==> trial 92: inputs <==
## Benes_8p
module Benes_8p (input wire [2:0] mp0, mp1, mp2, mp3, mp4, mp5, mp6, mp7,
    input clk,
    output reg [19:0] state
);
    wire [2:0] nb0, nb1, nb2, nb3, nb4, nb5, nb6, nb7;
    wire [2:0]  mn0, mn1, mn2, mn3, mn4, mn5, mn6, mn7;
    MN_Serials m1(.mp0(mp0),
    .mp1(mp1),
    .mp2(mp2),
    .mp3(mp3),
    .mp4(mp4),
    .mp5(mp5),
    .mp6(mp6),
    .mp7(mp7),
    .mn0(mn0),
    .mn1(mn1),
    .mn2(mn2),
    .mn3(mn3),
    .mn4(mn4),
    .mn5(mn5),
    .mn6(mn6),
    .mn7(mn7)
    );
    NB_Series m2(.mp0(MP_1[0]),
    .mp1(MP_1[1]),
    .mp2(MP_1[2]),
    .mp3(MP_1[3]),
    .mp4(MP_1[4]),
    .mp5(MP_1[5]),
    .mp6(MP_1[6]),
    .mp7(MP_1[7]),
    .mn0(MN_1[0]),
    .mn1(MN_1[1]),
    .mn2(MN_1[2]),
    .mn3(MN_1[3]),
    .mn4(MN_1[4]),
    .mn5(MN_1[5]),
    .mn6(MN_1[6]),
    .mn7(MN_1[7]),
    .nb0(nb0),
    .nb1(nb1),
    .nb2(nb2),
    .nb3(nb3),
    .nb4(nb4),
    .nb5(nb5),
    .nb6(nb6),
    .nb7(nb7)
    );
    wire [2:0] mp [0:7];
    integer i, j, m;
    reg [2:0] MP_1 [0:7];
    reg [2:0] MN_1 [0:7];
    reg [2:0] MP_2 [0:7];
    reg [2:0] NB_2 [0:7];
    reg [3:0] CI_2;
    reg [2:0] MP_3 [0:7];
    reg [2:0] NB_3 [0:7];
    reg [3:0] CI_3;
    wire [2:0] P_NEXT_3_W;
    reg [2:0] P_NEXT_3;
    reg [3:0] COVER_TBL_3;
  ...
export LEC_CHECK = 0
export ABC_AREA = 1
export CAP_MARGIN = 5
export CELL_PAD_IN_SITES_DETAIL_PLACEMENT = 2
export CELL_PAD_IN_SITES_GLOBAL_PLACEMENT = 2
export CORE_MARGIN = 2
export CORE_UTILIZATION = 40
export CTS_CLUSTER_DIAMETER = 105
export CTS_CLUSTER_SIZE = 12
export GPL_TIMING_DRIVEN = 0
export PLACE_DENSITY_LB_ADDON = 0.04
export SLEW_MARGIN = 35
create_clock -name core_clock -period 1.96 [get_ports {clk}]
run.sh (not shown) runs the stock make flow with config.mk's settings and CLKGATE_MAP_FILE=.
==> trial 14 (differences from trial 92) <==
ABC_AREA = 0   (was 1)
CAP_MARGIN = 20   (was 5)
CELL_PAD_IN_SITES_DETAIL_PLACEMENT = default   (was 2)
CELL_PAD_IN_SITES_GLOBAL_PLACEMENT = default   (was 2)
CORE_UTILIZATION = 71   (was 40)
CTS_CLUSTER_DIAMETER = 27   (was 105)
CTS_CLUSTER_SIZE = 34   (was 12)
GPL_TIMING_DRIVEN = default   (was 0)
MAX_ROUTING_LAYER = met4   (was default)
PLACE_DENSITY_LB_ADDON = 0.25   (was 0.04)
SETUP_SLACK_MARGIN = -0.09   (was default)
SLEW_MARGIN = 20   (was 35)
==> flow/constraint.sdc (replaced) <==
create_clock -name core_clock -period 2.0 [get_ports {clk}]
set_input_delay 0.4000 -clock core_clock [delete_from_list [all_inputs] [get_ports {clk}]]
set_output_delay 0.4000 -clock core_clock [all_outputs]
set_load 0.01 [all_outputs]
==> results <==
Run status: trial 14 finished with violations; trial 92 timing/DRC/antenna clean
Layout check failures: trial 14 negative setup slack; trial 92 -
Syn Inst Count: trial 14 1127; trial 92 1337
Setup TNS: trial 14 -0.284 ns; trial 92 0 ns
Sequential fraction of design power: trial 14 36.4%; trial 92 47.0%
Length of routed met2 wiring: trial 14 17.1 mm; trial 92 19.2 mm
Post-layout min period: trial 14 2.08 ns; trial 92 1.90 ns
Clock network latency to the later pin of the worst-skew pair: trial 14 0.57 ns; trial 92 0.56 ns
# fillers: trial 14 570; trial 92 3003
Critical path data required time: trial 14 2.47 ns; trial 92 2.37 ns
Final core area utilization: trial 14 91.2%; trial 92 47.2%
Area share of xor/xnor cells in the synthesized design: trial 14 0.874%; trial 92 0.579%
Synth mux share: trial 14 8.65%; trial 92 0%
Clock buffers created by TritonCTS: trial 14 48; trial 92 27
Depth of the CTS H-tree: trial 14 2; trial 92 1
Synth Area in Adders: trial 14 1.25%; trial 92 1.30%
Met3 GRT Util: trial 14 9.15%; trial 92 4.21%
Die Ht: trial 14 129 um; trial 92 167 um
1st-iter DRT viols: trial 14 1908; trial 92 450
Drt pass-1 iters: trial 14 14; trial 92 5
Core area: trial 14 15200 um2; trial 92 26100 um2
Sequential share of cell area: trial 14 40.4%; trial 92 45.4%
Combinational share of power: trial 14 19.2%; trial 92 23.0%

==> run H <==
Benes_8p again, from the RTL that the note above started with.
make LEC_CHECK=0 CAP_MARGIN=5 CORE_MARGIN=2 CORE_UTILIZATION=40 CTS_CLUSTER_DIAMETER=105 CTS_CLUSTER_SIZE=12 HOLD_SLACK_MARGIN=0.08 PLACE_DENSITY_LB_ADDON=0.04 SLEW_MARGIN=25 finish   # period 1.96 ns
==> inputs of run E, as changes to run H <==
Settings changed: CAP_MARGIN 5 to 20, CTS_CLUSTER_DIAMETER 105 to default, CTS_CLUSTER_SIZE 12 to default, HOLD_SLACK_MARGIN 0.08 to default, PLACE_DENSITY_LB_ADDON 0.04 to default, SETUP_SLACK_MARGIN from default to -0.13, SLEW_MARGIN 25 to 20.
==> flow/constraint.sdc (replaced) <==
create_clock -name core_clock -period 2.33 [get_ports {clk}]
set_input_delay 0.4660 -clock core_clock [delete_from_list [all_inputs] [get_ports {clk}]]
set_output_delay 0.4660 -clock core_clock [all_outputs]
set_load 0.01 [all_outputs]
==> inputs of run F, as changes to run H <==
Settings changed: CAP_MARGIN 5 to 20, CORE_ASPECT_RATIO from default to 1.43, CORE_UTILIZATION 40 to 68, CTS_CLUSTER_DIAMETER 105 to default, CTS_CLUSTER_SIZE 12 to default, HOLD_SLACK_MARGIN 0.08 to default, PLACE_DENSITY_LB_ADDON 0.04 to default, SETUP_SLACK_MARGIN from default to 0.15, SLEW_MARGIN 25 to 20, TNS_END_PERCENT from default to 10.
==> flow/constraint.sdc (replaced) <==
create_clock -name core_clock -period 0.727 [get_ports {clk}]
set_input_delay 0.1454 -clock core_clock [delete_from_list [all_inputs] [get_ports {clk}]]
set_output_delay 0.1454 -clock core_clock [all_outputs]
set_load 0.01 [all_outputs]
==> inputs of run Y, as changes to run H <==
Settings changed: CAP_MARGIN 5 to 20, CORE_UTILIZATION 40 to 66, CTS_CLUSTER_DIAMETER 105 to default, CTS_CLUSTER_SIZE 12 to default, HOLD_SLACK_MARGIN 0.08 to default, PLACE_DENSITY_LB_ADDON 0.04 to default, SETUP_SLACK_MARGIN from default to 0.51, SLEW_MARGIN 25 to 20.
==> flow/constraint.sdc (replaced) <==
create_clock -name core_clock -period 1.84 [get_ports {clk}]
set_input_delay 0.3680 -clock core_clock [delete_from_list [all_inputs] [get_ports {clk}]]
set_output_delay 0.3680 -clock core_clock [all_outputs]
set_load 0.01 [all_outputs]
==> reports/results.txt <==
GR met2 Demand/Resource = 0.334
Latency at later pin = 530 ps
status = complete, no violations
Non-Filler Instances = 1577
htree depth = 1
The numbers above come from run H.

==> reports/results.txt <==
Post-synth top flop = dfxtp_1
Post-Synthesis Cells = 1127
status = stopped before the end
stage where the flow stopped = 4_1_cts
Cell Area, Synth = 0.0110 mm^2
Post-synth top cells = dfxtp_1 (279), nand2_1 (80), nor2_1 (63), a21oi_1 (61), o21ai_0 (61)
Basic Gates by Area = 0.188
Stop Error = [ERROR DPL-0033] detailed placement checks failed during check placement.
The numbers above come from run F.

==> reports/results.txt <==
Final setup viols = 8
layout checks that failed = setup timing
Latency at later pin = 540 ps
status = finished with violations
Non-Filler Instances = 1544
Worst Slack Setup Final = -146 ps
htree depth = 1
The numbers above come from run Y.

==> reports/results.txt <==
status = complete, no violations
Non-Filler Instances = 1510
htree depth = 1
Latency at later pin = 530 ps
The numbers above come from run E.

Power and IR drop assume default switching activity.
